===== run.sh =====
#!/bin/bash
# the make line also repeats each setting of config.mk as NAME=value (left out here)
make -C /OpenROAD-flow-scripts/flow DESIGN_CONFIG=/design/flow/config.mk WORK_HOME=/design/flow/orfs CLKGATE_MAP_FILE= finish

===== config.mk =====
export PLATFORM = sky130hd
export DESIGN_NAME = pokey_advanced
export DESIGN_NICKNAME = pokey_advanced
export VERILOG_FILES = /design/flow/design.v
export SDC_FILE = /design/flow/constraint.sdc
export NUM_CORES = 4
export LEC_CHECK = 0
export ABC_AREA = 0
export CAP_MARGIN = 35
export CELL_PAD_IN_SITES_GLOBAL_PLACEMENT = 1
export CORE_ASPECT_RATIO = 0.88
export CORE_MARGIN = 7
export CORE_UTILIZATION = 27
export GPL_ROUTABILITY_DRIVEN = 0
export MAX_ROUTING_LAYER = met4
export MIN_ROUTING_LAYER = met2
export PLACE_DENSITY_LB_ADDON = 0.15
export SETUP_SLACK_MARGIN = -0.05
export SLEW_MARGIN = 20

===== constraint.sdc =====
create_clock -name core_clock -period 3.75 [get_ports {clk}]
set_input_delay 0.7500 -clock core_clock [delete_from_list [all_inputs] [get_ports {clk}]]
set_output_delay 0.7500 -clock core_clock [all_outputs]
set_load 0.01 [all_outputs]

===== design.v =====
module pokey_advanced (
    input clk,               
    input enable_179mhz,     
    input reset_n,           
    input [3:0] addr,        
    input [7:0] din,         
    input we,                
    output reg audio_pwm     
);
    reg [7:0] audf [0:3];  
    reg [7:0] audc [0:3];  
    reg [7:0] audctl;      
    reg [3:0]  poly4;
    reg [4:0]  poly5;
    reg [16:0] poly17; 
    reg [15:0] counter [0:3]; 
    reg [3:0]  chan_out;    
    reg [4:0] count_64k;    
    reg [6:0] count_15k;    
    reg tick_64khz;
    reg tick_15khz;
    always @(posedge clk) begin
        tick_64khz <= 0;
        tick_15khz <= 0;
        if (!reset_n) begin
            count_64k <= 0;
            count_15k <= 0;
        end else if (enable_179mhz) begin
            if (count_64k == 27) begin  
                count_64k <= 0;
                tick_64khz <= 1;
            end else begin
                count_64k <= count_64k + 1;
            end
            if (count_15k == 113) begin  
                count_15k <= 0;
                tick_15khz <= 1;
            end else begin
                count_15k <= count_15k + 1;
            end
        end
    end
    always @(posedge clk) begin
        if (!reset_n) begin
            audctl <= 0;
            audc[0]<=0; audc[1]<=0; audc[2]<=0; audc[3]<=0;
            audf[0]<=0; audf[1]<=0; audf[2]<=0; audf[3]<=0;
        end else if (we) begin
            case (addr)
                0: audf[0] <= din;
                1: audc[0] <= din;
                2: audf[1] <= din;
                3: audc[1] <= din;
                4: audf[2] <= din;
                5: audc[2] <= din;
                6: audf[3] <= din;
                7: audc[3] <= din;
                8: audctl <= din;
            endcase
        end
    end
    wire p4_next = !(poly4[3] ^ poly4[2]);
    wire p5_next = !(poly5[4] ^ poly5[2]);
    wire p17_next = !(poly17[16] ^ poly17[4]);
    always @(posedge clk) begin
        if (!reset_n) begin
            poly4 <= 4'b1011;
            poly5 <= 5'b10101;
            poly17 <= 17'b10101010101010101;
        end else if (enable_179mhz) begin
            poly4 <= {poly4[2:0], p4_next};
            poly5 <= {poly5[3:0], p5_next};
            poly17 <= {poly17[15:0], p17_next};
        end
    end
    wire link_12 = audctl[4];
    wire link_34 = audctl[3];
    wire use_15khz = audctl[0];  
    integer i;
    reg channel_tick;  
    always @(posedge clk) begin
        if (!reset_n) begin
            counter[0] <= 0; counter[1] <= 0; counter[2] <= 0; counter[3] <= 0;
            chan_out <= 0;
        end else
        for (i=0; i<4; i=i+1) begin
            channel_tick = (use_15khz) ? tick_15khz : tick_64khz;
            if (i == 0 && audctl[6]) channel_tick = enable_179mhz;
            if (i == 2 && audctl[5]) channel_tick = enable_179mhz;
            if (channel_tick) begin
                if (!((i==1 && link_12) || (i==3 && link_34))) begin
                    if (counter[i] == 0) begin
                        if (i==0 && link_12) 
                            counter[i] <= {audf[1], audf[0]}; 
                        else if (i==2 && link_34) 
                            counter[i] <= {audf[3], audf[2]}; 
                        else 
                            counter[i] <= audf[i];
                        case (audc[i][7:5])
                            3'b000: chan_out[i] <= poly17[16] && poly5[4];  
                            3'b001: chan_out[i] <= poly5[4];                
                            3'b010: chan_out[i] <= poly17[16] && poly5[4]; 
                            3'b011: chan_out[i] <= poly5[4];               
                            3'b100: chan_out[i] <= poly17[16];              
                            3'b101: chan_out[i] <= ~chan_out[i];            
                            3'b110: chan_out[i] <= poly17[16];             
                            3'b111: chan_out[i] <= ~chan_out[i];            
                        endcase
                    end else begin
                        counter[i] <= counter[i] - 1;
                    end
                end
            end
        end
    end
    reg [5:0] mixed_audio; 
    integer k;
    always @(*) begin
        mixed_audio = 0;
        for (k=0; k<4; k=k+1) begin
            if (chan_out[k]) begin
                mixed_audio = mixed_audio + audc[k][3:0];
            end
        end
    end
    reg [5:0] pwm_counter;
    always @(posedge clk) begin
        if (!reset_n) begin
            pwm_counter <= 0;
            audio_pwm <= 0;
        end else begin
            pwm_counter <= pwm_counter + 1;
            audio_pwm <= (pwm_counter < mixed_audio);
        end
    end
endmodule

==> out/qor.yml, run 1 <==
status: "complete, but fails checks"
so_faults: "design-rule violations, negative setup slack"
period_needed_ns: 4.23
ys_sh_mux_pct: 11.4
worstSetupPathType: "register to register"
critPathCaptureType: "register"
max-clock-path-buffers: 2
setup_slack_ns: -0.484
crit_chain: "and2_4, ha_4, inv_1, fa_2, nor2b_2, nand3b_1, xor2_1, ha_1, a21oi_2, and3_1, nor2_1, mux2_4, ha_4, and3_4, a221oi_4, nor4b_1, a311oi_2, ha_1, buf_4, nand3_1, o21ai_1, o21ai_1"
die_x_um: 203
logic_family: "simple AND/OR/NAND/NOR gates"
synthCells: 978
first_pass_iters: 49
syn_area_per_cell_um2: 8.71
grt_pass1_wl_um: 37500
pwr-share-comb_pct: 5.2
arrival_ns: 4.56
final-hold-violation-count: 0
adder_share_pct: 4.94
area_leaders: "dfxtp_1, mux2i_1, nor2_1, ha_1, nand2_1"
critPathRequiredTime_ns: 4.07
nets: 1040
cpPeakStageDelay_ns: 0.37
placedCellCount: 1373
chipArea_um2: 36700
seqPwrFrac_pct: 49.7
pg_comb_mw: 0.198
yosysTopAreaCell: "dfxtp_1"
yosysUniqueCellTypes: 68
cp_slowest_cell: "nor4b_1"
relSlewSlack_pct: 42.5
pre_cts_ws_ns: -0.607
routed_wl_um: 23400
peakVddDrop_uv: 295
clk_latency_ns: 0.44
grt_use_total_pct: 20.0
yosys_cells: 978
power.group.top: "sequential cells"
finalClockPeriodUsage_pct: 113
critPathTopFamily: "adder cells"
fmax_ghz: 0.236
maxCapViolations: 0
p_sw_share_pct: 25.2
ys_chip_area_um2: 8520
reg2reg_depth: 22
stdcell_count: 1408
cp.depth: 22
postCtsHoldBufs: 0
finClkSkew_ns: 0.0139
critPathBufInv: 2
tool_warnings: 34
r2r-end: "audio_pwm$_SDFF_PN0_"
synthArstFlopShare_pct: 0
reg2reg_from: "chan_out[0]$_SDFFE_PN0P_"
cts_sinks: 172
p_int_mw: 2.85
start_kind: "register"
fillers: 3264
hp-start: "pwm_counter[0]$_SDFF_PN0_"
flop_cell: "dfxtp_1"
tns_ns: -0.484
clockPowerShare_pct: 45.1
slew_violations: 0
ys_seq_share_pct: 40.4
cts_tree: "yes"
synth-edff-count: 0
clkSlewWorstSetupHoldPaths_ns: 0.08
wl_per_cell_um: 16.6
critPathCapture: "audio_pwm$_SDFF_PN0_"
hold_path_class: "register to register"
antenna_found_initial: 0
ant_nets: 0
vias_per_cell: 6.91
htree_levels: 4
overflow: 0
synthAoiAreaFrac_pct: 12.4
ios: 17
drt-initial-drc-count: 893
crit_start: "chan_out[0]$_SDFFE_PN0P_"
crit_fanout: 4
cts_root_buffer: "clkbuf_16"
die_y_um: 181
p_total_mw: 3.81
xor_share_pct: 3.91
rows: 60
hold_depth: 1
synth_warnings: 4
grt_max_degree: 63
powerDensity_nw_per_um2: 386
drt_drc_violations_left: 2
setup_viol: 1
pg_clk_mw: 1.72
final_area_um2: 9880
synth_area_um2: 8520
grt_pass1_vias: 10700
tightestPinTransition_ns: 0.838
vias: 9729
ys_top_cells_by_count: "dfxtp_1, nor2_1, mux2i_1"
place_area_um2: 9260
rsz0062_at_grt: "true"
p_sw_mw: 0.960
pg_seq_mw: 1.90
io_buffers: 16
top_area_share_pct: 40.4
synth_flop_count: 172
diodes: 0
r2r_slack_ns: -0.48
yosysMostFrequentCell: "dfxtp_1"
hpwl_um: 15700
syn-num-nets: 1025
syn_to_final_growth_pct: 16.0
fp_util_pct: 27.7
core_region_area_um2: 30800
p_leak_nw: 3.83
cts_buffers: 17
synth-simple-area-share_pct: 23.3
whs_endpoint: "pwm_counter[0]$_SDFF_PN0_"
[metrics by stage]
step / hold slack (ns) / util [%]
floorplan: 0.429 / -
global placement: 0.450 / 30.1
detailed placement: 0.458 / 30.1
CTS: 0.475 / 32.1
global route: 0.485 / 32.1
finish: 0.467 / 32.1
[what timing repair did]
action	in CTS	in global routing
resized	6	0
pin swaps	4	2
buffers inserted	2	0
endpoints found under the hold margin	0	0
cloned	0	0
endpoints found under the setup margin	1	1
[layer usage]
metal  up-vias  global-route usage, %  share of wire, %
met4         0                   3.26               3.3
li1       3490                      -                 -
met2      2621                   21.4                53
met5         -                      -                 0
met3       120                   28.9                44
met1      3498                      -                 0
[cell type report]
| type | count | area (um^2) | area share [%] |
|---|---|---|---|
| multi-input cells | 725 | 4840 | 49.0 |
| well taps | 403 | 504 | 5.10 |
| clock inverters | 10 | 80.1 | 0.810 |
| clock buffers | 21 | 470 | 4.76 |
| repair buffers | 56 | 460 | 4.66 |
| flip-flops and latches | 172 | 3440 | 34.9 |
| inverters | 21 | 80.1 | 0.810 |
==> run 2: changes to the inputs <==
- ABC_AREA: 0 -> not set
- CAP_MARGIN: 35 -> 5
- CELL_PAD_IN_SITES_GLOBAL_PLACEMENT: 1 -> 3
- CORE_ASPECT_RATIO: 0.88 -> 1.08
- CORE_MARGIN: 7 -> 5
- CORE_UTILIZATION: 27 -> 40
- CTS_CLUSTER_SIZE: not set -> 86
- GPL_ROUTABILITY_DRIVEN: 0 -> not set
- GPL_TIMING_DRIVEN: not set -> 1
- HOLD_SLACK_MARGIN: not set -> 0.29
- MAX_ROUTING_LAYER: met4 -> not set
- MIN_ROUTING_LAYER: met2 -> not set
- PLACE_DENSITY_LB_ADDON: 0.15 -> 0.17
- SETUP_SLACK_MARGIN: -0.05 -> -0.14
- SLEW_MARGIN: 20 -> 25
- clock period: 3.75 -> 7.83 ns (I/O delays scaled with it)
==> out/qor.yml, run 2 <==
yosys_cells: 978  # unchanged
relSlewSlack_pct: 31.7  # -11 points
xor_share_pct: 3.91  # unchanged
p_total_mw: 1.84  # -52%
hp-start: "pwm_counter[0]$_SDFF_PN0_"
max-clock-path-buffers: 2  # unchanged
cts_sinks: 172  # unchanged
syn_area_per_cell_um2: 8.71  # unchanged
cpPeakStageDelay_ns: 0.46  # +0.09 ns
cp.depth: 22  # unchanged
synth-edff-count: 0  # unchanged
syn-num-nets: 1025  # unchanged
hold_path_class: "register to register"
cts_root_buffer: "clkbuf_16"
fmax_ghz: 0.200  # -15%
vias: 6880  # -29%
peakVddDrop_uv: 135  # -54%
grt_pass1_vias: 6699  # -38%
postCtsSetupRepairBufs: 0  # -2
ys_seq_share_pct: 40.4  # unchanged
pg_comb_mw: 0.0883  # -55%
overflow: 0  # unchanged
clk_latency_ns: 0.44  # about the same
critPathCapture: "audio_pwm$_SDFF_PN0_"
ys_chip_area_um2: 8520  # unchanged
cp_slowest_cell: "dfxtp_1"
synth_area_um2: 8520  # unchanged
nets: 1006  # -3.3%
powerDensity_nw_per_um2: 195  # -49%
critPathBufInv: 1  # -1
cts_tree: "yes"
cts-resized-gates: 0  # -6
flop_cell: "dfxtp_1"
rsz0062_at_grt: "false"
slew_violations: 0  # unchanged
period_needed_ns: 5.01  # +0.775 ns
postCtsHoldBufs: 0  # unchanged
pg_clk_mw: 0.846  # -51%
pg_seq_mw: 0.908  # -52%
gp_congestion: 0.780
cts_buffers: 17  # unchanged
p_leak_nw: 3.69  # -3.8%
rows: 55  # -8.3%
htree_levels: 4  # unchanged
adder_share_pct: 4.94  # unchanged
core_region_area_um2: 21000  # -32%
hold_depth: 1  # unchanged
yosysTopAreaCell: "dfxtp_1"
ys_top_cells_by_count: "dfxtp_1, nor2_1, mux2i_1"
tool_warnings: 31  # -8.8%
synthArstFlopShare_pct: 0  # unchanged
synth-simple-area-share_pct: 23.3  # unchanged
status: "finished clean"
crit_chain: "and2_1, ha_1, inv_1, fa_1, nor2b_1, nand3b_1, xor2_1, ha_1, a21oi_1, and3_1, nor2_1, mux2_2, ha_1, and3_1, a221oi_1, nor2b_1, o31a_1, a311oi_1, ha_1, a211oi_1, o21ai_0, o21ai_0"
syn_to_final_growth_pct: 10.7
p_sw_share_pct: 22.9  # -2.3 points
whs_endpoint: "pwm_counter[0]$_SDFF_PN0_"
ant_nets: 0  # unchanged
drt-initial-drc-count: 403  # -55%
ios: 17  # unchanged
arrival_ns: 5.37  # +0.81 ns
hpwl_um: 14700  # -6.5%
logic_family: "simple AND/OR/NAND/NOR gates"
io_buffers: 16  # unchanged
start_kind: "register"
wl_per_cell_um: 16.8  # +1.2%
maxCapViolations: 0  # unchanged
reg2reg_from: "chan_out[0]$_SDFFE_PN0P_"
critPathRequiredTime_ns: 8.19  # +4.12 ns
grt_pass1_wl_um: 34900  # -6.9%
final_area_um2: 9430  # -4.6%
pwr-share-comb_pct: 4.8  # -0.4 points
synthCells: 978  # unchanged
finalClockPeriodUsage_pct: 64.0  # -49 points
grt_max_degree: 80  # +27%
crit_start: "chan_out[0]$_SDFFE_PN0P_"
setup_viol: 0  # -1
die_x_um: 150  # -26%
yosysMostFrequentCell: "dfxtp_1"
r2r_slack_ns: 2.82  # +3.30 ns
top_area_share_pct: 40.4  # unchanged
drt_drc_violations_left: 0  # -2
fp_util_pct: 40.6  # +13 points
place_area_um2: 8830  # -4.7%
ys_sh_mux_pct: 11.4  # unchanged
grt_use_total_pct: 18.0  # -2.0 points
tns_ns: 0  # +0.484 ns
critPathCaptureType: "register"
final-hold-violation-count: 0  # unchanged
routed_wl_um: 21100  # -9.7%
vias_per_cell: 5.47  # -21%
r2r-end: "audio_pwm$_SDFF_PN0_"
clkSlewWorstSetupHoldPaths_ns: 0.06  # -0.02 ns
first_pass_iters: 6  # -88%
p_sw_mw: 0.422  # -56%
power.group.top: "sequential cells"
finClkSkew_ns: 0.0191  # +0.00516 ns
diodes: 0  # unchanged
cp_common_cell: "ha_1"
tightestPinTransition_ns: 1.02  # +0.187 ns
yosysUniqueCellTypes: 68  # unchanged
clockPowerShare_pct: 45.9  # +0.8 points
die_y_um: 162  # -10%
critPathTopFamily: "adder cells"
synth_flop_count: 172  # unchanged
chipArea_um2: 24300  # -34%
area_leaders: "dfxtp_1, mux2i_1, nor2_1, ha_1, nand2_1"
synth_warnings: 4  # unchanged
crit_fanout: 7  # +3
p_int_mw: 1.42  # -50%
worstSetupPathType: "register to register"
seqPwrFrac_pct: 49.3  # -0.4 points
synthAoiAreaFrac_pct: 12.4  # unchanged
reg2reg_depth: 22  # unchanged
antenna_found_initial: 0  # unchanged
run 2: cell type report:
class | count | area, um^2
Clock buffer | 25 | 515
Fill cell | 2111 | 11600
Inverter | 21 | 78.8
Timing Repair Buffer | 22 | 195
Tap cell | 285 | 357
Clock inverter | 7 | 77.6
Multi-Input combinational cell | 725 | 4760
Sequential cell | 172 | 3440
run 2: layer usage:
| metal | wire, um | track usage, % | vias up |
|---|---|---|---|
| met1 | 10000 | 23.0 | 3315 |
| li1 | - | - | 3454 |
| met4 | 263 | 4.83 | 0 |
| met2 | 10400 | 30.9 | 92 |
| met5 | 0 | 0 | - |
| met3 | 535 | 3.46 | 19 |
run 2: through the flow:
| step | worst slack [ns] | std cells | utilization [%] | hold slack, ns |
|---|---|---|---|---|
| 2_1_floorplan | 3.36 | 978 | - | 0.429 |
| 3_3_place_gp | 3.00 | 1225 | 42.1 | 0.445 |
| 3_5_place_dp | 2.87 | 1225 | 42.1 | 0.463 |
| 4_1_cts | 2.82 | 1257 | 44.9 | 0.477 |
| 5_1_grt | 2.30 | 1257 | 44.9 | 0.506 |
| 6_report | 2.82 | 1257 | 44.9 | 0.469 |
==> run 3: changes to the inputs <==
- ABC_AREA: not set -> 0
- CAP_MARGIN: 5 -> 35
- CELL_PAD_IN_SITES_GLOBAL_PLACEMENT: 3 -> not set
- CORE_ASPECT_RATIO: 1.08 -> 1.27
- CORE_MARGIN: 5 -> 2
- CORE_UTILIZATION: 40 -> 72
- CTS_CLUSTER_DIAMETER: not set -> 30
- CTS_CLUSTER_SIZE: 86 -> not set
- GPL_TIMING_DRIVEN: 1 -> not set
- HOLD_SLACK_MARGIN: 0.29 -> -0.08
- MAX_ROUTING_LAYER: not set -> met4
- MIN_ROUTING_LAYER: not set -> met1
- PLACE_DENSITY_LB_ADDON: 0.17 -> not set
- SETUP_SLACK_MARGIN: -0.14 -> 1.03
- SLEW_MARGIN: 25 -> 20
- clock period: 7.83 -> 3.49 ns (I/O delays scaled with it)
==> out/qor.yml, run 3 <==
reg2reg_from: "chan_out[0]$_SDFFE_PN0P_"
routed_wl_um: 20300  # -3.8%
gp_congestion: 0.946  # +21%
wl_per_cell_um: 17.9  # +6.5%
reg2reg_depth: 22  # unchanged
synth-simple-area-share_pct: 23.3  # unchanged
adder_share_pct: 4.94  # unchanged
p_leak_nw: 3.82  # +3.6%
grt_pass1_vias: 7225  # +7.9%
hpwl_um: 14000  # -4.7%
fmax_ghz: 0.224  # +12%
vias_per_cell: 6.45  # +18%
use_met3_pct: 6.89  # +3.4 points
so_faults: "negative setup slack"
synthCells: 978  # unchanged
synth_flop_count: 172  # unchanged
relSlewSlack_pct: 41.1  # +9.4 points
r2r_slack_ns: -0.98  # -3.80 ns
maxCapViolations: 0  # unchanged
diodes: 0  # unchanged
critPathTopFamily: "adder cells"
setup_slack_ns: -0.984  # -3.80 ns
synthArstFlopShare_pct: 0  # unchanged
syn_area_per_cell_um2: 8.71  # unchanged
cts_root_buffer: "clkbuf_16"
critPathCapture: "audio_pwm$_SDFF_PN0_"
slew_violations: 0  # unchanged
first_pass_iters: 5  # -1
stdcell_count: 1136  # -9.6%
power.group.top: "sequential cells"
overflow: 0  # unchanged
arrival_ns: 4.84  # -0.53 ns
whs_endpoint: "pwm_counter[0]$_SDFF_PN0_"
powerDensity_nw_per_um2: 431  # +120%
drt-initial-drc-count: 553  # +37%
seqPwrFrac_pct: 49.7  # +0.4 points
synth_area_um2: 8520  # unchanged
ios: 17  # unchanged
htree_levels: 4  # unchanged
yosysUniqueCellTypes: 68  # unchanged
chipArea_um2: 12700  # -48%
worstSetupPathType: "register to register"
vias: 7323  # +6.4%
cp_slowest_cell: "dfxtp_4"
placedCellCount: 1102  # -10%
ys_seq_share_pct: 40.4  # unchanged
syn-num-nets: 1025  # unchanged
crit_fanout: 4  # -3
pwr-share-comb_pct: 5.1  # +0.3 points
ys_sh_mux_pct: 11.4  # unchanged
cts_sinks: 172  # unchanged
p_sw_mw: 0.991  # +140%
crit_start: "chan_out[0]$_SDFFE_PN0P_"
critPathBufInv: 1  # unchanged
fp_util_pct: 74.0  # +33 points
rows: 44  # -20%
critPathCaptureType: "register"
ys_top_cells_by_count: "dfxtp_1, nor2_1, mux2i_1"
tightestPinTransition_ns: 0.875  # -0.149 ns
hold_depth: 1  # unchanged
pg_comb_mw: 0.209  # +140%
yosysTopAreaCell: "dfxtp_1"
tool_warnings: 36  # +16%
grt_pass1_wl_um: 33700  # -3.3%
xor_share_pct: 3.91  # unchanged
area_leaders: "dfxtp_1, mux2i_1, nor2_1, ha_1, nand2_1"
drt_drc_violations_left: 0  # unchanged
die_y_um: 127  # -22%
clockPowerShare_pct: 45.3  # -0.6 points
crit_chain: "and2_4, ha_4, inv_1, fa_2, nor2b_1, nand3b_1, xor2_1, ha_1, a21oi_2, and3_1, nor2_1, mux2_4, ha_4, and3_4, a221oi_4, nor2b_1, o31a_1, a311oi_2, ha_1, a211oi_2, nand2_1, o21ai_1"
peakVddDrop_uv: 402  # +200%
p_int_mw: 3.11  # +120%
status: "complete, but fails checks"
grt_busiest_layer: "met2"
yosys_cells: 978  # unchanged
synth-edff-count: 0  # unchanged
rsz0062_at_grt: "true"
cts_tree: "yes"
setup_viol: 1  # +1
hold_path_class: "register to register"
ys_chip_area_um2: 8520  # unchanged
logic_family: "simple AND/OR/NAND/NOR gates"
synth_warnings: 4  # unchanged
start_kind: "register"
finalClockPeriodUsage_pct: 128  # +64 points
p_sw_share_pct: 24.2  # +1.3 points
top_area_share_pct: 40.4  # unchanged
critPathRequiredTime_ns: 3.86  # -4.33 ns
die_x_um: 101  # -33%
finClkSkew_ns: 0.00663  # -0.0124 ns
pre_cts_ws_ns: -1.01  # -3.88 ns
flop_cell: "dfxtp_1"
final-hold-violation-count: 0  # unchanged
core_region_area_um2: 11500  # -45%
pg_seq_mw: 2.04  # +120%
clk_latency_ns: 0.43  # about the same
grt_use_total_pct: 34.2  # +16 points
io_buffers: 16  # unchanged
hp-start: "pwm_counter[0]$_SDFF_PN0_"
max-clock-path-buffers: 2  # unchanged
cp.depth: 22  # unchanged
grtUsageMet2_pct: 58.0  # +27 points
antenna_found_initial: 0  # unchanged
syn_to_final_growth_pct: 11.8
cpPeakStageDelay_ns: 0.37  # -0.09 ns
nets: 1032  # +2.6%
yosysMostFrequentCell: "dfxtp_1"
cts_buffers: 17  # unchanged
pg_clk_mw: 1.86  # +120%
clkSlewWorstSetupHoldPaths_ns: 0.07  # about the same
period_needed_ns: 4.47  # -0.536 ns
r2r-end: "audio_pwm$_SDFF_PN0_"
ant_nets: 0  # unchanged
grt.met1_usage_pct: 39.5  # +16 points
grt_max_degree: 39  # -51%
synthAoiAreaFrac_pct: 12.4  # unchanged
-- run 3: cell type report --
cell class / count / area, um^2
flip-flops and latches: 172 / 3450
clock inverters: 13 / 131
multi-input cells: 725 / 4850
inverters: 21 / 78.8
well taps: 138 / 173
clock buffers: 19 / 443
fillers: 720 / 1980
repair buffers: 48 / 400
-- run 3: stage by stage --
stage	TNS (ns)	hold WS (ns)	cell area (um^2)	total power [mW]	util [%]
floorplan	-0.608	0.429	8560	2.21	-
global placement	-0.737	0.450	8870	2.27	77.1
detailed placement	-1.01	0.463	8880	2.29	77.2
CTS	-0.892	0.479	9490	4.11	82.5
global route	-1.12	0.512	9530	4.21	82.8
finish	-0.984	0.479	9530	4.10	82.8
-- run 3: layer usage --
layer  vias up  wire length [um]
li1       3524                 -
met2       249             10400
met3        47               992
met1      3503              8390
met5         -                 0
met4         0               565
-- run 3: timing repair --
item	CTS	global route
cloned	0	0
setup endpoints to repair	5	15
pin swaps	4	2
setup buffers	1	0
resized	6	7
hold buffers	0	0
==> run 4: changes to the inputs <==
- ABC_AREA: 0 -> 1
- CTS_CLUSTER_DIAMETER: 30 -> 113
- CTS_CLUSTER_SIZE: not set -> 15
- HOLD_SLACK_MARGIN: -0.08 -> 0.29
- MAX_ROUTING_LAYER: met4 -> met5
- PLACE_DENSITY_LB_ADDON: not set -> 0.15
- SETUP_SLACK_MARGIN: 1.03 -> 0.86
- clock period: 3.49 -> 2.89 ns (I/O delays scaled with it)
==> out/qor.yml, run 4 <==
status: "complete, but fails checks"
so_faults: "negative setup slack"
overflow: 0  # unchanged
syn_to_final_growth_pct: 14.0
relSlewSlack_pct: 54.6  # +14 points
arrival_ns: 3.94  # -0.90 ns
ys_top_cells_by_count: "nand2_1, nor2_1, dfxtp_1"
setup_viol: 1  # unchanged
cts_tree: "yes"
final_area_um2: 10300  # +7.6%
start_kind: "register"
fmax_ghz: 0.280  # +25%
synth-simple-area-share_pct: 32.3  # +9.1 points
io_buffers: 16  # unchanged
tightestPinTransition_ns: 0.680  # -0.195 ns
diodes: 0  # unchanged
setup_slack_ns: -0.679  # +0.305 ns
synth_warnings: 4  # unchanged
fin_util_pct: 83.3  # +0.46 points
drt_drc_violations_left: 0  # unchanged
antenna_found_initial: 0  # unchanged
synthArstFlopShare_pct: 0  # unchanged
syn-num-nets: 1389  # +36%
drt-initial-drc-count: 570  # +3.1%
clkSlewWorstSetupHoldPaths_ns: 0.07  # about the same
nets: 1423  # +38%
maxCapViolations: 0  # unchanged
place_area_um2: 9500  # +7.0%
rsz0062_at_grt: "true"
pg_comb_mw: 0.629  # +200%
ant_nets: 0  # unchanged
vias: 9012  # +23%
p_leak_nw: 4.74  # +24%
cpPeakStageDelay_ns: 0.37  # about the same
worstSetupPathType: "register to register"
p_sw_mw: 1.47  # +49%
pg_clk_mw: 2.22  # +19%
ys_chip_area_um2: 9000  # +5.6%
routed_wl_um: 23900  # +17%
synth_area_um2: 9000  # +5.6%
ys_sh_mux_pct: 0  # -11 points
ios: 17  # unchanged
rows: 46  # +4.5%
wl_per_cell_um: 15.3  # -14%
cts_buffers: 17  # unchanged
whs_endpoint: "audf[0][5]$_SDFFE_PN0P_"
powerDensity_nw_per_um2: 521  # +21%
gp_congestion: 0.960  # +1.4%
ys_seq_share_pct: 38.3  # -2.2 points
critPathRequiredTime_ns: 3.26  # -0.60 ns
hp-start: "audf[0][5]$_SDFFE_PN0P_"
first_pass_iters: 7  # +2
pre_cts_ws_ns: -0.732  # +0.281 ns
p_sw_share_pct: 27.6  # +3.4 points
cp_common_cell: "nand2_1"
hpwl_um: 15200  # +8.5%
p_int_mw: 3.87  # +24%
power.group.top: "sequential cells"
critPathTopFamily: "adder cells"
chipArea_um2: 13400  # +5.4%
pg_seq_mw: 2.49  # +22%
critPathCaptureType: "register"
logic_family: "simple AND/OR/NAND/NOR gates"
top_area_share_pct: 38.3  # -2.2 points
fp_util_pct: 73.0  # -0.98 points
synth-edff-count: 0  # unchanged
core_region_area_um2: 12300  # +7.0%
reg2reg_depth: 25  # +14%
yosysUniqueCellTypes: 46  # -32%
finalClockPeriodUsage_pct: 124  # -4.7 points
clockPowerShare_pct: 41.6  # -3.7 points
hold_path_class: "register to register"
grt_use_total_pct: 34.7  # +0.50 points
critPathBufInv: 3  # +2
slew_violations: 0  # unchanged
die_y_um: 130  # +2.7%
cp.depth: 25  # +14%
peakVddDrop_uv: 528  # +31%
seqPwrFrac_pct: 46.7  # -3.0 points
synth_flop_count: 172  # unchanged
period_needed_ns: 3.57  # -0.905 ns
vias_per_cell: 5.79  # -10%
htree_levels: 4  # unchanged
cp_slowest_cell: "fa_2"
syn_area_per_cell_um2: 6.70  # -23%
grt_pass1_vias: 8235  # +14%
clk_latency_ns: 0.44  # about the same
r2r_slack_ns: -0.68  # +0.30 ns
critPathCapture: "audio_pwm$_SDFF_PN0_"
final-hold-violation-count: 0  # unchanged
yosysTopAreaCell: "dfxtp_1"
grt_max_degree: 47  # +21%
crit_start: "chan_out[0]$_SDFFE_PN0P_"
max-clock-path-buffers: 2  # unchanged
crit_fanout: 4  # unchanged
adder_share_pct: 4.56  # -0.37 points
yosys_cells: 1342  # +37%
synthCells: 1342  # +37%
die_x_um: 103  # +2.7%
flop_cell: "dfxtp_1"
r2r-end: "audio_pwm$_SDFF_PN0_"
cts_sinks: 172  # unchanged
cts_root_buffer: "clkbuf_16"
xor_share_pct: 1.95  # -2.0 points
reg2reg_from: "chan_out[0]$_SDFFE_PN0P_"
hold_depth: 2  # +1
area_leaders: "dfxtp_1, nand2_1, nor2_1, o21ai_0, inv_1"
finClkSkew_ns: 0.00869  # +0.00205 ns
grt_pass1_wl_um: 37000  # +9.7%
yosysMostFrequentCell: "nand2_1"
pwr-share-comb_pct: 11.8  # +6.7 points
tool_warnings: 34  # -5.6%
synthAoiAreaFrac_pct: 14.1  # +1.8 points
==> run 4: area by class of cell <==
class	instances	area [um^2]
well taps	168	210
fillers	846	2060
repair buffers	51	424
flip-flops and latches	172	3450
clock buffers	21	450
inverters	166	623
multi-input cells	968	4990
clock inverters	11	111
==> run 4: metrics by stage <==
step / power [mW] / cells / hold WS, ns / setup TNS (ns)
after detailed placement: 3.14 / 1520 / 0.432 / -0.732
after CTS: 5.31 / 1557 / 0.445 / -0.596
after floorplan: 2.98 / 1342 / 0.420 / -0.497
after global placement: 3.12 / 1520 / 0.428 / -0.572
final: 5.34 / 1557 / 0.446 / -0.679
after global routing: 5.52 / 1557 / 0.478 / -0.881
==> run 4: layer usage <==
layer	track usage, %	wire, um	up-vias	part of all wire, %
met2	60.4	12000	391	50
met1	40.8	9080	4115	38
li1	-	-	4400	-
met3	6.70	1670	106	7.0
met5	0	0	-	0
met4	16.3	1130	0	4.7
==> run 4: what timing repair did <==
action	in CTS	in global routing
gates resized	16	15
hold buffers	0	0
endpoints found under the setup margin	2	17
pin swaps	17	8
gates cloned	0	0
setup buffers	5	0
==> run 5: changes to the inputs <==
- CAP_MARGIN: 35 -> 20
- CORE_ASPECT_RATIO: 1.27 -> not set
- CTS_CLUSTER_DIAMETER: 113 -> 372
- CTS_CLUSTER_SIZE: 15 -> 99
- HOLD_SLACK_MARGIN: 0.29 -> not set
- MAX_ROUTING_LAYER: met5 -> not set
- MIN_ROUTING_LAYER: met1 -> not set
- PLACE_DENSITY: not set -> 0.39
- PLACE_DENSITY_LB_ADDON: 0.15 -> not set
- SETUP_SLACK_MARGIN: 0.86 -> -0.15
==> out/qor.yml, run 5 <==
hp-start: "audf[0][7]$_SDFFE_PN0P_"
synth_warnings: 4  # unchanged
grt_pass1_wl_um: 38500  # +4.0%
rows: 40  # -13%
clk_latency_ns: 0.43  # about the same
ys_top_cells_by_count: "nand2_1, nor2_1, dfxtp_1"
die_x_um: 116  # +12%
drt-initial-drc-count: 1003  # +76%
synthAoiAreaFrac_pct: 14.1  # unchanged
ys_seq_share_pct: 38.3  # unchanged
ys_sh_mux_pct: 0  # unchanged
nets: 1426  # +0.21%
grt_pass1_vias: 8480  # +3.0%
yosysMostFrequentCell: "nand2_1"
pg_seq_mw: 2.49  # about the same
grt_max_degree: 45  # -4.3%
fin_util_pct: 85.4  # +2.1 points
cts_root_buffer: "clkbuf_16"
power.group.top: "the clock network"
tightestPinTransition_ns: 0.819  # +0.139 ns
cp.depth: 25  # unchanged
synth-edff-count: 0  # unchanged
rsz0062_at_grt: "true"
final_area_um2: 10300  # +0.81%
hold_slack_ns: 0.448  # +0.00158 ns
chipArea_um2: 13400  # about the same
io_buffers: 16  # unchanged
whs_endpoint: "audf[0][7]$_SDFFE_PN0P_"
critPathTopFamily: "adder cells"
pg_clk_mw: 2.68  # +21%
hold_path_class: "register to register"
status: "complete, but fails checks"
overflow: 0  # unchanged
wl_per_cell_um: 15.0  # -2.2%
syn_to_final_growth_pct: 14.9
p_sw_mw: 1.46  # -0.78%
final-hold-violation-count: 0  # unchanged
cts_buffers: 17  # unchanged
ios: 17  # unchanged
vias: 8989  # -0.26%
vias_per_cell: 5.76  # -0.45%
top_area_share_pct: 38.3  # unchanged
synth_area_um2: 9000  # unchanged
hpwl_um: 14700  # -3.0%
clockPowerShare_pct: 46.2  # +4.6 points
first_pass_iters: 6  # -1
peakVddDrop_uv: 566  # +7.0%
ant_nets: 0  # unchanged
critPathRequiredTime_ns: 3.25  # about the same
logic_family: "simple AND/OR/NAND/NOR gates"
fmax_ghz: 0.283  # +0.93%
xor_share_pct: 1.95  # unchanged
cts_sinks: 172  # unchanged
diodes: 0  # unchanged
relSlewSlack_pct: 45.1  # -9.6 points
period_needed_ns: 3.54  # -0.0327 ns
placedCellCount: 1524  # +0.26%
pwr-share-comb_pct: 10.8  # -1.0 points
arrival_ns: 3.90  # -0.04 ns
pg_comb_mw: 0.628  # about the same
worstSetupPathType: "register to register"
postCtsHoldBufs: 0  # unchanged
routed_wl_um: 23400  # -2.0%
syn-num-nets: 1389  # unchanged
p_int_mw: 4.34  # +12%
p_leak_nw: 4.81  # +1.4%
die_y_um: 116  # -11%
clkSlewWorstSetupHoldPaths_ns: 0.06  # about the same
cts_tree: "yes"
reg2reg_depth: 25  # unchanged
r2r-end: "audio_pwm$_SDFF_PN0_"
slew_violations: 0  # unchanged
yosysTopAreaCell: "dfxtp_1"
so_faults: "negative setup slack"
cp_slowest_cell: "fa_2"
yosys_cells: 1342  # unchanged
cp_common_cell: "nand2_1"
max-clock-path-buffers: 2  # unchanged
finClkSkew_ns: 0.00860  # -0.0000838 ns
hold_depth: 2  # unchanged
start_kind: "register"
ys_chip_area_um2: 9000  # unchanged
crit_start: "chan_out[0]$_SDFFE_PN0P_"
fp_util_pct: 74.3  # +1.2 points
cpPeakStageDelay_ns: 0.38  # about the same
synthArstFlopShare_pct: 0  # unchanged
critPathCaptureType: "register"
flop_cell: "dfxtp_1"
powerDensity_nw_per_um2: 562  # +7.8%
antenna_found_initial: 0  # unchanged
tool_warnings: 36  # +5.9%
area_leaders: "dfxtp_1, nand2_1, nor2_1, o21ai_0, inv_1"
grt_use_total_pct: 36.0  # +1.3 points
synthCells: 1342  # unchanged
setup_viol: 1  # unchanged
gp_congestion: 0.935  # -2.6%
synth_flop_count: 172  # unchanged
setup_slack_ns: -0.646  # +0.0327 ns
core_region_area_um2: 12100  # -1.7%
p_sw_share_pct: 25.2  # -2.4 points
maxCapViolations: 0  # unchanged
r2r_slack_ns: -0.65  # +0.03 ns
critPathCapture: "audio_pwm$_SDFF_PN0_"
syn_area_per_cell_um2: 6.70  # unchanged
place_area_um2: 9530  # +0.32%
reg2reg_from: "chan_out[0]$_SDFFE_PN0P_"
drt_drc_violations_left: 0  # unchanged
synth-simple-area-share_pct: 32.3  # unchanged
seqPwrFrac_pct: 43.0  # -3.7 points
yosysUniqueCellTypes: 46  # unchanged
crit_fanout: 4  # unchanged
htree_levels: 4  # unchanged
finalClockPeriodUsage_pct: 122  # -1.1 points
critPathBufInv: 3  # unchanged
stdcell_count: 1560  # +0.19%
adder_share_pct: 4.56  # unchanged
-- run 5: timing repair --
item / in CTS / in global routing
pin swaps: 7 / 9
resized: 10 / 8
buffers inserted: 3 / 1
endpoints found under the setup margin: 1 / 1
-- run 5: layout make-up --
cell class	count	area, um^2
Multi-Input combinational cell	968	4920
Tap cell	168	210
Sequential cell	172	3450
Timing Repair Buffer	54	443
Fill cell	769	1770
Inverter	166	623
Clock inverter	12	229
Clock buffer	20	467
-- run 5: per-stage QoR --
step	setup slack, ns	setup TNS (ns)	total power [mW]
after detailed placement	-0.687	-0.687	3.13
after CTS	-0.649	-0.649	5.79
final	-0.646	-0.646	5.81
after global placement	-0.583	-0.583	3.12
after floorplan	-0.497	-0.497	2.98
after global routing	-0.844	-0.844	6.00
-- run 5: metal layers --
metal  global-route usage, %  up-vias  wire length [um]
li1                        -     4421                 -
met1                    45.4     4115              9800
met2                    60.6      378             11200
met3                    8.37       75              1660
met4                    13.2        0               740
met5                       0        -                 0
==> run 6: changes to the inputs <==
- ABC_AREA: 1 -> 0
- CAP_MARGIN: 20 -> 35
- CORE_ASPECT_RATIO: not set -> 1.27
- CTS_CLUSTER_DIAMETER: 372 -> not set
- CTS_CLUSTER_SIZE: 99 -> not set
- HOLD_SLACK_MARGIN: not set -> -0.08
- MAX_ROUTING_LAYER: not set -> met4
- MIN_ROUTING_LAYER: not set -> met1
- PLACE_DENSITY: 0.39 -> not set
- PLACE_DENSITY_LB_ADDON: not set -> 0.27
- SETUP_SLACK_MARGIN: -0.15 -> 1.04
- clock period: 2.89 -> 3.57 ns (I/O delays scaled with it)
==> out/qor.yml, run 6 <==
status: "complete, but fails checks"
so_faults: "negative setup slack"
synthCells: 978  # -27%
finClkSkew_ns: 0.00703  # -0.00157 ns
crit_chain: "and2_4, ha_4, inv_2, fa_2, nor2b_2, nand3b_1, xor2_2, ha_4, a21oi_4, buf_4, a21oi_4, nor2_2, mux2_4, ha_4, and3_4, a221oi_4, buf_4, nor4b_2, a311oi_1, ha_1, a211oi_2, nand2_1, o21ai_1"
p_int_mw: 3.10  # -29%
gp_congestion: 0.933  # -0.24%
pre_cts_ws_ns: -0.899  # -0.212 ns
cts_sinks: 172  # unchanged
yosysTopAreaCell: "dfxtp_1"
diodes: 0  # unchanged
crit_fanout: 3  # -1
cpPeakStageDelay_ns: 0.35  # -0.03 ns
pg_comb_mw: 0.204  # -68%
setup_slack_ns: -0.939  # -0.292 ns
wl_per_cell_um: 19.3  # +29%
critPathTopFamily: "adder cells"
flop_cell: "dfxtp_1"
whs_endpoint: "poly17[4]$_SDFFE_PN1P_"
grt_max_degree: 63  # +40%
final-hold-violation-count: 0  # unchanged
slew_violations: 0  # unchanged
first_pass_iters: 5  # -1
cp_common_cell: "ha_4"
r2r-end: "audio_pwm$_SDFF_PN0_"
worstSetupPathType: "register to register"
ios: 17  # unchanged
critPathRequiredTime_ns: 3.95  # +0.70 ns
adder_share_pct: 4.94  # +0.37 points
ys_top_cells_by_count: "dfxtp_1, nor2_1, mux2i_1"
overflow: 0  # unchanged
rsz0062_at_grt: "true"
chipArea_um2: 12700  # -5.1%
period_needed_ns: 4.51  # +0.972 ns
antenna_found_initial: 0  # unchanged
power.group.top: "sequential cells"
xor_share_pct: 3.91  # +2.0 points
hp-start: "poly17[3]$_SDFFE_PN0P_"
powerDensity_nw_per_um2: 423  # -25%
tightestPinTransition_ns: 0.894  # +0.0751 ns
r2r_slack_ns: -0.94  # -0.29 ns
yosysUniqueCellTypes: 68  # +48%
crit_start: "audc[0][0]$_SDFFE_PN0P_"
logic_family: "simple AND/OR/NAND/NOR gates"
peakVddDrop_uv: 448  # -21%
syn_area_per_cell_um2: 8.71  # +30%
max-clock-path-buffers: 2  # unchanged
grt_pass1_vias: 7390  # -13%
drt-initial-drc-count: 776  # -23%
critPathBufInv: 3  # unchanged
p_sw_share_pct: 23.9  # -1.3 points
ys_sh_mux_pct: 11.4  # +11 points
clockPowerShare_pct: 46.1  # about the same
tool_warnings: 36  # unchanged
hold_path_class: "register to register"
io_buffers: 16  # unchanged
pg_clk_mw: 1.88  # -30%
start_kind: "register"
relSlewSlack_pct: 40.3  # -4.8 points
pwr-share-comb_pct: 5.0  # -5.8 points
flop_area_um2: 3450  # about the same
routed_wl_um: 22000  # -5.8%
cts_tree: "yes"
synth-simple-area-share_pct: 23.3  # -9.1 points
yosys_cells: 978  # -27%
die_y_um: 127  # +9.3%
arrival_ns: 4.89  # +0.99 ns
logic_area_um2: 4910  # -0.15%
setup_viol: 1  # unchanged
reg2reg_depth: 23  # -8.0%
die_x_um: 101  # -13%
yosysMostFrequentCell: "dfxtp_1"
p_leak_nw: 3.85  # -20%
clk_latency_ns: 0.44  # about the same
fmax_ghz: 0.222  # -22%
finalClockPeriodUsage_pct: 126  # +3.9 points
cp_slowest_cell: "dfxtp_1"
ant_nets: 0  # unchanged
reg2reg_from: "audc[0][0]$_SDFFE_PN0P_"
p_total_mw: 4.08  # -30%
maxCapViolations: 0  # unchanged
cts_root_buffer: "clkbuf_16"
clkSlewWorstSetupHoldPaths_ns: 0.07  # about the same
synthAoiAreaFrac_pct: 12.4  # -1.8 points
synth_flop_count: 172  # unchanged
vias_per_cell: 6.60  # +15%
postCtsHoldBufs: 0  # unchanged
synthArstFlopShare_pct: 0  # unchanged
ys_chip_area_um2: 8520  # -5.3%
area_leaders: "dfxtp_1, mux2i_1, nor2_1, ha_1, nand2_1"
critPathCapture: "audio_pwm$_SDFF_PN0_"
ys_seq_share_pct: 40.4  # +2.2 points
fp_util_pct: 74.0  # -0.25 points
grt_pass1_wl_um: 34800  # -9.7%
syn_to_final_growth_pct: 13.1
p_sw_mw: 0.974  # -33%
synth_area_um2: 8520  # -5.3%
cp.depth: 23  # -8.0%
critPathCaptureType: "register"
seqPwrFrac_pct: 48.9  # +5.9 points
drt_drc_violations_left: 0  # unchanged
hpwl_um: 14000  # -4.8%
fillers: 644  # -16%
core_region_area_um2: 11500  # -5.0%
grt_use_total_pct: 35.2  # -0.80 points
synth-edff-count: 0  # unchanged
synth_warnings: 4  # unchanged
rows: 44  # +10%
nets: 1037  # -27%
htree_levels: 4  # unchanged
pg_seq_mw: 1.99  # -20%
syn-num-nets: 1025  # -26%
top_area_share_pct: 40.4  # +2.2 points
vias: 7535  # -16%
hold_depth: 2  # unchanged
cts_buffers: 17  # unchanged
run 6: cell type report:
cell class | instances | area share, %
flip-flops and latches | 172 | 35.8
clock inverters | 14 | 1.65
inverters | 21 | 0.818
multi-input cells | 725 | 51.0
well taps | 138 | 1.79
clock buffers | 18 | 4.56
repair buffers | 53 | 4.44
run 6: routing by layer:
layer	up-vias	global-route usage (%)	wire length [um]
li1	3531	-	-
met5	-	-	0
met1	3579	38.0	8440
met3	104	6.94	1480
met4	0	19.3	1010
met2	321	60.2	11100
run 6: through the flow:
stage	hold slack [ns]	TNS, ns	cells	instance area [um^2]	util (%)
finish	0.482	-0.939	1141	9640	83.8
detailed placement	0.465	-0.899	1100	8850	77.0
global placement	0.446	-0.646	1099	8850	76.9
global route	0.506	-1.14	1141	9640	83.8
floorplan	0.429	-0.528	978	8560	-
CTS	0.484	-0.868	1139	9530	82.9
run 6: what timing repair did:
| item | 4_1_cts | 5_1_grt |
|---|---|---|
| pin swaps | 14 | 14 |
| gates cloned | 0 | 0 |
| resized | 6 | 18 |
| setup endpoints to repair | 5 | 7 |
| buffers inserted | 7 | 2 |
==> run 7: changes to the inputs <==
- ABC_AREA: 0 -> 1
- CAP_MARGIN: 35 -> 0
- CORE_ASPECT_RATIO: 1.27 -> not set
- CTS_CLUSTER_SIZE: not set -> 10
- HOLD_SLACK_MARGIN: -0.08 -> 0.29
- MAX_ROUTING_LAYER: met4 -> not set
- MIN_ROUTING_LAYER: met1 -> not set
- PLACE_DENSITY: not set -> 0.39
- PLACE_DENSITY_LB_ADDON: 0.27 -> not set
- SETUP_SLACK_MARGIN: 1.04 -> 0.38
- TNS_END_PERCENT: not set -> 15
- clock period: 3.57 -> 2.89 ns (I/O delays scaled with it)
==> out/qor.yml, run 7 <==
wl_per_cell_um: 15.0  # -22%
drt_drc_violations_left: 0  # unchanged
final-hold-violation-count: 0  # unchanged
fmax_ghz: 0.283  # +27%
critPathCapture: "audio_pwm$_SDFF_PN0_"
setup_slack_ns: -0.646  # +0.292 ns
p_sw_mw: 1.46  # +50%
first_pass_iters: 6  # +1
p_int_mw: 4.34  # +40%
cp.depth: 25  # +8.7%
core_region_area_um2: 12100  # +5.3%
p_leak_nw: 4.81  # +25%
die_x_um: 116  # +15%
ys_chip_area_um2: 9000  # +5.6%
die_y_um: 116  # -8.5%
routed_wl_um: 23400  # +6.1%
p_total_mw: 5.81  # +42%
ios: 17  # unchanged
synth_flop_count: 172  # unchanged
crit_start: "chan_out[0]$_SDFFE_PN0P_"
ant_nets: 0  # unchanged
overflow: 0  # unchanged
adder_share_pct: 4.56  # -0.37 points
pg_comb_mw: 0.628  # +210%
so_faults: "negative setup slack"
dr.max_layer_used: "met4"
ys_sh_mux_pct: 0  # -11 points
grt_use_total_pct: 36.0  # +0.80 points
peakVddDrop_uv: 566  # +26%
postCtsHoldBufs: 0  # unchanged
pg_seq_mw: 2.49  # +25%
wl_met1_um: 9800  # +16%
cts_root_buffer: "clkbuf_16"
slew_violations: 0  # unchanged
xor_share_pct: 1.95  # -2.0 points
ys_seq_share_pct: 38.3  # -2.2 points
antenna_found_initial: 0  # unchanged
rows: 40  # -9.1%
arrival_ns: 3.90  # -0.99 ns
yosys_cells: 1342  # +37%
synthAoiAreaFrac_pct: 14.1  # +1.8 points
finClkSkew_ns: 0.00860  # +0.00157 ns
maxCapViolations: 0  # unchanged
vias: 8989  # +19%
grt_pass1_wl_um: 38500  # +11%
vias_per_cell: 5.76  # -13%
synthCells: 1342  # +37%
rsz0062_at_grt: "true"
met3_length_um: 1660  # +12%
syn_area_per_cell_um2: 6.70  # -23%
final_area_um2: 10300  # +7.3%
cp_common_cell: "nand2_1"
yosysTopAreaCell: "dfxtp_1"
r2r-end: "audio_pwm$_SDFF_PN0_"
reg2reg_depth: 25  # +8.7%
hpwl_um: 14700  # +5.0%
reg2reg_from: "chan_out[0]$_SDFFE_PN0P_"
io_buffers: 16  # unchanged
relSlewSlack_pct: 45.1  # +4.8 points
tightestPinTransition_ns: 0.819  # -0.0751 ns
cp_slowest_cell: "fa_2"
clockPowerShare_pct: 46.2  # about the same
synth_warnings: 4  # unchanged
period_needed_ns: 3.54  # -0.972 ns
yosysMostFrequentCell: "nand2_1"
cts_tree: "yes"
r2r_slack_ns: -0.65  # +0.29 ns
htree_levels: 4  # unchanged
yosysUniqueCellTypes: 46  # -32%
critPathCaptureType: "register"
chipArea_um2: 13400  # +5.4%
pwr-share-comb_pct: 10.8  # +5.8 points
worstSetupPathType: "register to register"
critPathBufInv: 3  # unchanged
fp_util_pct: 74.3  # +0.25 points
seqPwrFrac_pct: 43.0  # -5.9 points
synth-edff-count: 0  # unchanged
cts_buffers: 17  # unchanged
cpPeakStageDelay_ns: 0.38  # +0.03 ns
hold_path_class: "register to register"
cts_sinks: 172  # unchanged
synth_area_um2: 9000  # +5.6%
pg_clk_mw: 2.68  # +43%
clk_latency_ns: 0.43  # about the same
nets: 1426  # +38%
synthArstFlopShare_pct: 0  # unchanged
logic_family: "simple AND/OR/NAND/NOR gates"
gp_congestion: 0.935  # +0.24%
start_kind: "register"
p_sw_share_pct: 25.2  # +1.3 points
setup_viol: 1  # unchanged
hp-start: "audf[0][7]$_SDFFE_PN0P_"
tool_warnings: 36  # unchanged
syn-num-nets: 1389  # +36%
crit_fanout: 4  # +1
flop_cell: "dfxtp_1"
hold_depth: 2  # unchanged
diodes: 0  # unchanged
critPathTopFamily: "adder cells"
whs_endpoint: "audf[0][7]$_SDFFE_PN0P_"
max-clock-path-buffers: 2  # unchanged
ys_top_cells_by_count: "nand2_1, nor2_1, dfxtp_1"
status: "complete, but fails checks"
grt_max_degree: 45  # -29%
critPathRequiredTime_ns: 3.25  # -0.70 ns
power.group.top: "the clock network"
top_area_share_pct: 38.3  # -2.2 points
grt_pass1_vias: 8480  # +15%
finalClockPeriodUsage_pct: 122  # -3.9 points
clkSlewWorstSetupHoldPaths_ns: 0.06  # about the same
drt-initial-drc-count: 1003  # +29%
syn_to_final_growth_pct: 14.9
met2_length_um: 11200  # +0.66%
area_leaders: "dfxtp_1, nand2_1, nor2_1, o21ai_0, inv_1"
synth-simple-area-share_pct: 32.3  # +9.1 points
powerDensity_nw_per_um2: 562  # +33%
place_area_um2: 9530  # +7.7%
-- run 7: metal layers --
layer | global-route usage (%) | up-vias
met3 | 8.37 | 75
met2 | 60.6 | 378
li1 | - | 4421
met1 | 45.4 | 4115
met5 | 0 | -
met4 | 13.2 | 0
-- run 7: layout make-up --
cell class,count,area (um^2)
inverters,166,623
clock buffers,20,467
repair buffers,54,443
clock inverters,12,229
flip-flops and latches,172,3450
well taps,168,210
fillers,769,1770
multi-input cells,968,4920
-- run 7: timing repair --
item | in CTS | in global routing
resized | 10 | 8
setup endpoints to repair | 1 | 1
pin swaps | 7 | 9
buffers inserted | 3 | 1
-- run 7: through the flow --
step | worst slack [ns] | setup TNS [ns] | hold slack (ns) | instances | utilization (%)
after global routing | -0.844 | -0.844 | 0.475 | 1560 | 85.4
after global placement | -0.583 | -0.583 | 0.431 | 1524 | 78.7
final | -0.646 | -0.646 | 0.448 | 1560 | 85.4
after floorplan | -0.497 | -0.497 | 0.420 | 1342 | -
after CTS | -0.649 | -0.649 | 0.447 | 1559 | 85.0
after detailed placement | -0.687 | -0.687 | 0.435 | 1524 | 78.7
==> run 8: changes to the inputs <==
- ABC_AREA: 1 -> not set
- CAP_MARGIN: 0 -> 20
- CORE_UTILIZATION: 72 -> 65
- CTS_CLUSTER_SIZE: 10 -> 40
- HOLD_SLACK_MARGIN: 0.29 -> not set
- PLACE_DENSITY: 0.39 -> not set
- SETUP_SLACK_MARGIN: 0.38 -> not set
- SLEW_MARGIN: 20 -> 5
- TNS_END_PERCENT: 15 -> not set
- clock period: 2.89 -> 4.12 ns (I/O delays scaled with it)
==> out/qor.yml, run 8 <==
status: "complete, but fails checks"
so_faults: "negative setup slack"
synth_warnings: 4  # unchanged
pg_clk_mw: 1.59  # -41%
grt_pass1_vias: 6997  # -17%
synthArstFlopShare_pct: 0  # unchanged
critPathCaptureType: "register"
hpwl_um: 13800  # -6.5%
synthCells: 978  # -27%
grt_use_total_pct: 29.8  # -6.2 points
die_x_um: 118  # +2.3%
setup_viol: 1  # unchanged
chipArea_um2: 14000  # +4.7%
grt_pass1_wl_um: 34300  # -11%
critPathTopFamily: "adder cells"
r2r-end: "audio_pwm$_SDFF_PN0_"
area_leaders: "dfxtp_1, mux2i_1, nor2_1, ha_1, nand2_1"
relSlewSlack_pct: 33.1  # -12 points
clockPowerShare_pct: 45.6  # -0.6 points
cts_tree: "yes"
fmax_ghz: 0.228  # -19%
reg2reg_depth: 22  # -12%
drt_drc_violations_left: 0  # unchanged
vias: 7234  # -20%
p_sw_mw: 0.811  # -45%
postCtsHoldBufs: 0  # unchanged
grt_max_degree: 54  # +20%
tool_warnings: 35  # -2.8%
final-hold-violation-count: 0  # unchanged
gp_congestion: 0.907  # -3.1%
die_y_um: 118  # +2.3%
syn_to_final_growth_pct: 12.5
syn_area_per_cell_um2: 8.71  # +30%
first_pass_iters: 6  # unchanged
top_area_share_pct: 40.4  # +2.2 points
drt-initial-drc-count: 684  # -32%
critPathRequiredTime_ns: 4.49  # +1.24 ns
start_kind: "register"
r2r_slack_ns: -0.27  # +0.38 ns
antenna_found_initial: 0  # unchanged
diodes: 0  # unchanged
arrival_ns: 4.75  # +0.85 ns
yosysUniqueCellTypes: 68  # +48%
logic_family: "simple AND/OR/NAND/NOR gates"
tightestPinTransition_ns: 0.997  # +0.177 ns
slew_violations: 0  # unchanged
overflow: 0  # unchanged
cts_root_buffer: "clkbuf_16"
pg_comb_mw: 0.172  # -73%
maxCapViolations: 0  # unchanged
ys_seq_share_pct: 40.4  # +2.2 points
critPathCapture: "audio_pwm$_SDFF_PN0_"
io_buffers: 16  # unchanged
cp_common_cell: "ha_4"
p_leak_nw: 3.80  # -21%
ys_sh_mux_pct: 11.4  # +11 points
finClkSkew_ns: 0.00787  # -0.000737 ns
power.group.top: "sequential cells"
yosysMostFrequentCell: "dfxtp_1"
worstSetupPathType: "register to register"
synth-edff-count: 0  # unchanged
setup_slack_ns: -0.266  # +0.381 ns
cp_slowest_cell: "fa_2"
hold_slack_ns: 0.476  # +0.0277 ns
hold_depth: 2  # unchanged
ios: 17  # unchanged
crit_start: "chan_out[0]$_SDFFE_PN0P_"
yosys_cells: 978  # -27%
xor_share_pct: 3.91  # +2.0 points
period_needed_ns: 4.39  # +0.849 ns
flop_cell: "dfxtp_1"
clkSlewWorstSetupHoldPaths_ns: 0.07  # about the same
crit_chain: "and2_4, ha_4, inv_2, fa_2, nor2b_2, nand3b_1, xor2_2, ha_4, a21oi_4, and3_4, nor2_2, mux2_4, ha_4, and3_4, a221oi_4, nor2b_1, o31a_1, a311oi_2, ha_1, a211oi_2, nand2_1, o21ai_1"
rows: 41  # +2.5%
clk_latency_ns: 0.43  # about the same
synth_area_um2: 8520  # -5.3%
flop_area_um2: 3450  # unchanged
rsz0062_at_grt: "true"
p_int_mw: 2.68  # -38%
hold_path_class: "register to register"
powerDensity_nw_per_um2: 364  # -35%
wl_per_cell_um: 17.5  # +17%
stdcell_count: 1166  # -25%
ys_top_cells_by_count: "dfxtp_1, nor2_1, mux2i_1"
p_sw_share_pct: 23.2  # -1.9 points
hp-start: "poly17[6]$_SDFFE_PN1P_"
routed_wl_um: 20400  # -13%
p_total_mw: 3.49  # -40%
htree_levels: 4  # unchanged
cpPeakStageDelay_ns: 0.35  # -0.03 ns
finalClockPeriodUsage_pct: 106  # -16 points
ant_nets: 0  # unchanged
reg2reg_from: "chan_out[0]$_SDFFE_PN0P_"
syn-num-nets: 1025  # -26%
critPathBufInv: 1  # -2
yosysTopAreaCell: "dfxtp_1"
synth-simple-area-share_pct: 23.3  # -9.1 points
whs_endpoint: "poly17[6]$_SDFFE_PN1P_"
nets: 1030  # -28%
cts_sinks: 172  # unchanged
fp_util_pct: 67.0  # -7.3 points
pwr-share-comb_pct: 4.9  # -5.9 points
peakVddDrop_uv: 361  # -36%
tns_ns: -0.266  # +0.381 ns
max-clock-path-buffers: 2  # unchanged
core_region_area_um2: 12700  # +5.0%
synth_flop_count: 172  # unchanged
logic_area_um2: 4890  # -0.58%
seqPwrFrac_pct: 49.5  # +6.5 points
synthAoiAreaFrac_pct: 12.4  # -1.8 points
cts_buffers: 17  # unchanged
fillers: 984  # +28%
placedCellCount: 1130  # -26%
cp.depth: 22  # -12%
adder_share_pct: 4.94  # +0.37 points
crit_fanout: 3  # -1
pg_seq_mw: 1.73  # -31%
vias_per_cell: 6.20  # +7.7%
ys_chip_area_um2: 8520  # -5.3%
## run 8: what timing repair did
action                     CTS  global route
gates resized               14             6
pin swaps                   11            13
setup endpoints to repair    1             1
setup buffers                4             2
## run 8: cell type report
type | instances | area share, %
inverter | 21 | 0.823
clock buffer | 18 | 4.58
timing repair buffer | 46 | 3.89
sequential | 172 | 36.0
multi-input combinational | 725 | 51.0
clock inverter | 12 | 1.45
tap | 172 | 2.25
## run 8: metrics by stage
| step | utilization, % | instance area [um^2] | worst slack (ns) |
|---|---|---|---|
| CTS | 74.9 | 9530 | -0.231 |
| floorplan | - | 8560 | 0.00761 |
| detailed placement | 69.6 | 8860 | -0.290 |
| global route | 75.3 | 9580 | -0.487 |
| global placement | 69.6 | 8850 | -0.132 |
| finish | 75.3 | 9580 | -0.266 |
## run 8: routing by layer
layer | share of wire [%] | vias up | track usage, %
met5 | 0 | - | 0
met4 | 1.9 | 0 | 8.56
met3 | 5.3 | 45 | 5.89
met2 | 48 | 227 | 49.4
met1 | 45 | 3447 | 39.7
li1 | - | 3515 | -
==> run 9: changes to the inputs <==
- CORE_UTILIZATION: 65 -> 72
- CTS_CLUSTER_SIZE: 40 -> not set
- PLACE_DENSITY_LB_ADDON: not set -> 0.01
- SETUP_SLACK_MARGIN: not set -> 0.47
- SLEW_MARGIN: 5 -> 20
- clock period: 4.12 -> 4.39 ns (I/O delays scaled with it)
==> out/qor.yml, run 9 <==
clk_latency_ns: 0.44  # about the same
logic_family: "simple AND/OR/NAND/NOR gates"
vias_per_cell: 6.58  # +6.1%
peakVddDrop_uv: 400  # +11%
ios: 17  # unchanged
yosysUniqueCellTypes: 68  # unchanged
cts_buffers: 17  # unchanged
relSlewSlack_pct: 33.9  # +0.82 points
synth_flop_count: 172  # unchanged
slew_violations: 0  # unchanged
tool_warnings: 34  # -2.9%
cts_root_buffer: "clkbuf_16"
critPathTopFamily: "adder cells"
reg2reg_depth: 22  # unchanged
wl_per_cell_um: 18.5  # +5.5%
cp_common_cell: "ha_4"
vias: 7403  # +2.3%
p_leak_nw: 3.72  # -2.1%
clockPowerShare_pct: 45.5  # about the same
critPathCapture: "audio_pwm$_SDFF_PN0_"
adder_share_pct: 4.94  # unchanged
tns_ns: -0.134  # +0.132 ns
yosysTopAreaCell: "dfxtp_1"
pre_cts_ws_ns: -0.141  # +0.149 ns
crit_start: "chan_out[0]$_SDFFE_PN0P_"
routed_wl_um: 20800  # +1.8%
reg2reg_from: "chan_out[0]$_SDFFE_PN0P_"
status: "complete, but fails checks"
p_total_mw: 3.26  # -6.4%
worstSetupPathType: "register to register"
rsz0062_at_grt: "true"
gp_congestion: 0.886  # -2.3%
grt_pass1_wl_um: 34300  # about the same
critPathCaptureType: "register"
rows: 39  # -4.9%
diodes: 0  # unchanged
chipArea_um2: 12700  # -9.4%
yosys_cells: 978  # unchanged
hpwl_um: 13700  # -0.60%
io_buffers: 16  # unchanged
finalClockPeriodUsage_pct: 103  # -3.4 points
grt_use_total_pct: 33.6  # +3.7 points
drt_drc_violations_left: 0  # unchanged
setup_viol: 1  # unchanged
ys_top_cells_by_count: "dfxtp_1, nor2_1, mux2i_1"
setup_slack_ns: -0.134  # +0.132 ns
crit_fanout: 4  # +1
whs_endpoint: "pwm_counter[0]$_SDFF_PN0_"
syn_to_final_growth_pct: 10.9
hold_path_class: "register to register"
syn-num-nets: 1025  # unchanged
pg_clk_mw: 1.48  # -7%
critPathBufInv: 1  # unchanged
start_kind: "register"
synth-edff-count: 0  # unchanged
place_area_um2: 8710  # -1.7%
pwr-share-comb_pct: 4.9  # about the same
so_faults: "negative setup slack"
die_x_um: 113  # -4.8%
seqPwrFrac_pct: 49.6  # about the same
synthCells: 978  # unchanged
period_needed_ns: 4.52  # +0.138 ns
fp_util_pct: 74.3  # +7.3 points
p_int_mw: 2.46  # -8.2%
grt_pass1_vias: 7181  # +2.6%
xor_share_pct: 3.91  # unchanged
pg_seq_mw: 1.62  # -6%
htree_levels: 4  # unchanged
r2r-end: "audio_pwm$_SDFF_PN0_"
syn_area_per_cell_um2: 8.71  # unchanged
die_y_um: 113  # -4.8%
ys_chip_area_um2: 8520  # unchanged
fin_util_pct: 82.4  # +7.1 points
clkSlewWorstSetupHoldPaths_ns: 0.07  # about the same
synth_warnings: 4  # unchanged
flop_cell: "dfxtp_1"
ys_seq_share_pct: 40.4  # unchanged
r2r_slack_ns: -0.13  # +0.13 ns
cts_sinks: 172  # unchanged
drt-initial-drc-count: 817  # +19%
arrival_ns: 4.90  # +0.15 ns
synthAoiAreaFrac_pct: 12.4  # unchanged
antenna_found_initial: 0  # unchanged
finClkSkew_ns: 0.00740  # -0.000465 ns
grt_max_degree: 44  # -19%
cp_slowest_cell: "dfxtp_4"
p_sw_share_pct: 24.7  # +1.4 points
pg_comb_mw: 0.161  # -6%
area_leaders: "dfxtp_1, mux2i_1, nor2_1, ha_1, nand2_1"
ant_nets: 0  # unchanged
maxCapViolations: 0  # unchanged
synth_area_um2: 8520  # unchanged
top_area_share_pct: 40.4  # unchanged
synthArstFlopShare_pct: 0  # unchanged
cp.depth: 22  # unchanged
yosysMostFrequentCell: "dfxtp_1"
tightestPinTransition_ns: 0.984  # -0.0122 ns
hold_depth: 1  # -1
fmax_ghz: 0.221  # -3.1%
p_sw_mw: 0.805  # -0.74%
ys_sh_mux_pct: 11.4  # unchanged
critPathRequiredTime_ns: 4.76  # +0.27 ns
fillers: 698  # -29%
hp-start: "pwm_counter[0]$_SDFF_PN0_"
overflow: 0  # unchanged
power.group.top: "sequential cells"
core_region_area_um2: 11500  # -9.9%
nets: 1016  # -1.4%
cpPeakStageDelay_ns: 0.38  # +0.03 ns
synth-simple-area-share_pct: 23.3  # unchanged
crit_chain: "and2_4, ha_4, inv_2, fa_2, nor2b_2, nand3b_1, xor2_2, ha_4, a21oi_4, and3_1, nor2_1, mux2_4, ha_4, and3_4, a221oi_4, nor2b_1, o31a_1, a311oi_2, ha_1, a211oi_2, nand2_1, o21ai_1"
powerDensity_nw_per_um2: 345  # -5.1%
cts_tree: "yes"
first_pass_iters: 6  # unchanged
final_area_um2: 9450  # -1.4%
max-clock-path-buffers: 2  # unchanged
final-hold-violation-count: 0  # unchanged
run 9: metrics by stage:
step	hold slack [ns]	cells
6_report	0.474	1125
5_1_grt	0.503	1125
4_1_cts	0.482	1122
3_5_place_dp	0.465	1085
3_3_place_gp	0.447	1085
2_1_floorplan	0.429	978
run 9: what timing repair did:
action                                  CTS  global route
gates resized                            15             4
setup buffers                             5             3
hold buffers                              0             0
pin swaps                                 6             8
endpoints found under the setup margin    1             1
run 9: cell type report:
type / count / area (um^2) / area share [%]
clock buffer: 17 / 425 / 4.50
sequential: 172 / 3450 / 36.5
inverter: 21 / 78.8 / 0.834
multi-input combinational: 725 / 4900 / 51.8
clock inverter: 15 / 151 / 1.60
tap: 143 / 179 / 1.89
timing repair buffer: 32 / 270 / 2.86
run 9: layer usage:
metal  wire, um  GRT usage [%]  vias up
met4        772           17.4        0
met2       9990           55.2      322
met3       1560           8.03       66
met1       8450           41.1     3517
li1           -              -     3498
met5          0              0        -
Power and IR drop assume default switching activity.
